==> flow/design.v (excerpt) <==
module Test1
    #(   
    parameter W_IN        = 16,
    parameter W_IN_MODULE = 26,
    parameter BWIDTH      = 18,
    parameter FILTERWIDTH = 13,
    parameter AWIDTH      = 30,
    parameter DWIDTH      = 27,
    parameter DFWIDTH     = 18,
    parameter RWIDTH      = 8,
    parameter RFWIDTH     = 6,
    parameter DSPWIDTH    = 48,
    parameter MULTWIDTH   = DWIDTH + W_IN ,
    parameter RZEROS      = DFWIDTH - RFWIDTH,
    parameter W_OUT       = 16
) (
    input  wire clk,
    input  wire rst,
    input  wire [W_IN -1:0  	] s_chans_dataI,
    input  wire [W_IN -1:0  	] s_chans_dataQ,
    input  wire              	  s_chans_valid,
    input  wire [FILTERWIDTH-1:0] Filter_Coefficient,
    input  wire [FILTERWIDTH-1:0] Error_Coefficient,
    input  wire [RWIDTH-1:0     ] R_level,
    output wire              	  Valid_Out,
    output wire [W_IN_MODULE-1:0] OutputI,
    output wire [W_IN_MODULE-1:0] OutputQ
);
wire        [W_IN_MODULE:0] Module_Out;  
wire signed [DSPWIDTH-1:0 ] EMA_Out ;    
wire signed [DWIDTH+6:0   ] EMA_Out_Shift;  
wire signed [DWIDTH-1:0   ] EMA_Out_Round;  
wire        [DWIDTH-1:0   ] R_with_zeros;
wire signed [DSPWIDTH-1:0 ] Error_Out ;
wire signed [DWIDTH+6:0   ] Error_Out_Shift;  
wire signed [DWIDTH-1:0   ] Error_Out_Round;  
wire valid_connection,valid_error,valid_out_error;
reg   [0:0]  Valid_1,Valid_2;
reg  signed [W_IN-1:0       ] received_Qsignal;
reg  signed [W_IN-1:0       ] received_Isignal;
reg  signed [MULTWIDTH-1:0  ] first_Qmult;
reg  signed [MULTWIDTH-1:0  ] first_Imult;
wire signed [W_IN_MODULE-1:0] first_Qmult_round ;
wire signed [W_IN_MODULE-1:0] first_Imult_round ;
wire signed [W_IN-1:0       ] Satureted_real;
wire signed [W_IN-1:0       ] Satureted_imag;
reg  signed [W_IN_MODULE-1:0] Q_out_reg;
reg  signed [W_IN_MODULE-1:0] I_out_reg;
    assign Valid_Out  = valid_out_error;
    assign OutputQ    = Q_out_reg;
    assign OutputI    = I_out_reg;
always @(posedge clk) begin
  if (rst) begin
    received_Isignal <= 0;
    received_Qsignal <= 0;
    first_Imult      <= 0;
    first_Qmult      <= 0;
    Valid_1          <= 1'b0;
    Valid_2          <= 1'b0;
    I_out_reg        <= 0;
    Q_out_reg        <= 0;
  end else begin
    if(s_chans_valid) begin
  ...
For scale: roughly 8300 cells after synthesis, ~470 flip-flops, about 120 I/O pins, roughly 74000 µm² of cells after synthesis.
make LEC_CHECK=0 CAP_MARGIN=40 CORE_MARGIN=2 CORE_UTILIZATION=72 CTS_CLUSTER_DIAMETER=100 CTS_CLUSTER_SIZE=22 GPL_ROUTABILITY_DRIVEN=1 HOLD_SLACK_MARGIN=-0.08 MAX_ROUTING_LAYER=met5 MIN_ROUTING_LAYER=met1 PLACE_DENSITY_LB_ADDON=0.06 SLEW_MARGIN=20 TNS_END_PERCENT=100 finish   # period 7.54 ns
run.sh (not shown) runs the stock make flow with config.mk's settings and CLKGATE_MAP_FILE=.
The baseline ran to the end with violations: setup timing.
Next try:
CAP_MARGIN = 20   (was 40)
CORE_UTILIZATION = 40   (was 72)
CTS_CLUSTER_DIAMETER = not set   (was 100)
CTS_CLUSTER_SIZE = not set   (was 22)
GPL_ROUTABILITY_DRIVEN = not set   (was 1)
HOLD_SLACK_MARGIN = not set   (was -0.08)
MAX_ROUTING_LAYER = not set   (was met5)
MIN_ROUTING_LAYER = not set   (was met1)
PLACE_DENSITY_LB_ADDON = not set   (was 0.06)
TNS_END_PERCENT = not set   (was 100)
clock period = 10.0 ns   (was 7.54 ns; I/O delays follow)
The new run completed with no timing, DRC or antenna violations.
Clock-buffer cell count goes up by 34.
Design area goes down by a few percent.
Wire length goes down slightly.
Next try:
CORE_UTILIZATION = 72   (was 40)
PLACE_DENSITY = 0.65   (was not set)
SETUP_SLACK_MARGIN = -0.2   (was not set)
clock period = 7.07 ns   (was 10.0 ns; I/O delays follow)
Result: Now the flow completed and failed the layout checks on setup timing; register-to-register slack gets worse by 1.8 ns; fmax is higher by roughly a tenth; clock skew is higher by 0.0085 ns; worst setup slack gets worse by 1.8 ns; hold slack gets worse by 0.026 ns; total power is higher by well over a third.
Next try:
CORE_UTILIZATION = 47   (was 72)
PLACE_DENSITY = not set   (was 0.65)
SETUP_SLACK_MARGIN = not set   (was -0.2)
clock period = 9.42 ns   (was 7.07 ns; I/O delays follow)
The changed run went through all stages and came out clean.
Worst setup slack improved by 1.6 ns.
Non-clock buffer count falls by 683.
Utilization fell by 34 points.
Next try:
CORE_UTILIZATION = 66   (was 47)
clock period = 7.75 ns   (was 9.42 ns; I/O delays follow)
After rerunning: Now the flow finished but fails on setup timing; final area rose by 5.9%; worst setup slack loses 0.86 ns; via count rose by 4.6%; non-clock buffer count rose by 480; die size fell by 29%; clock skew fell by 0.048 ns; clock-buffer cell count rose by 3; flip-flop count does not change; utilization rose by 24 points; clock power rose by 18%; worst hold slack gains 0.028 ns.
Power figures rest on the tool's default switching activity, not on a simulated workload.
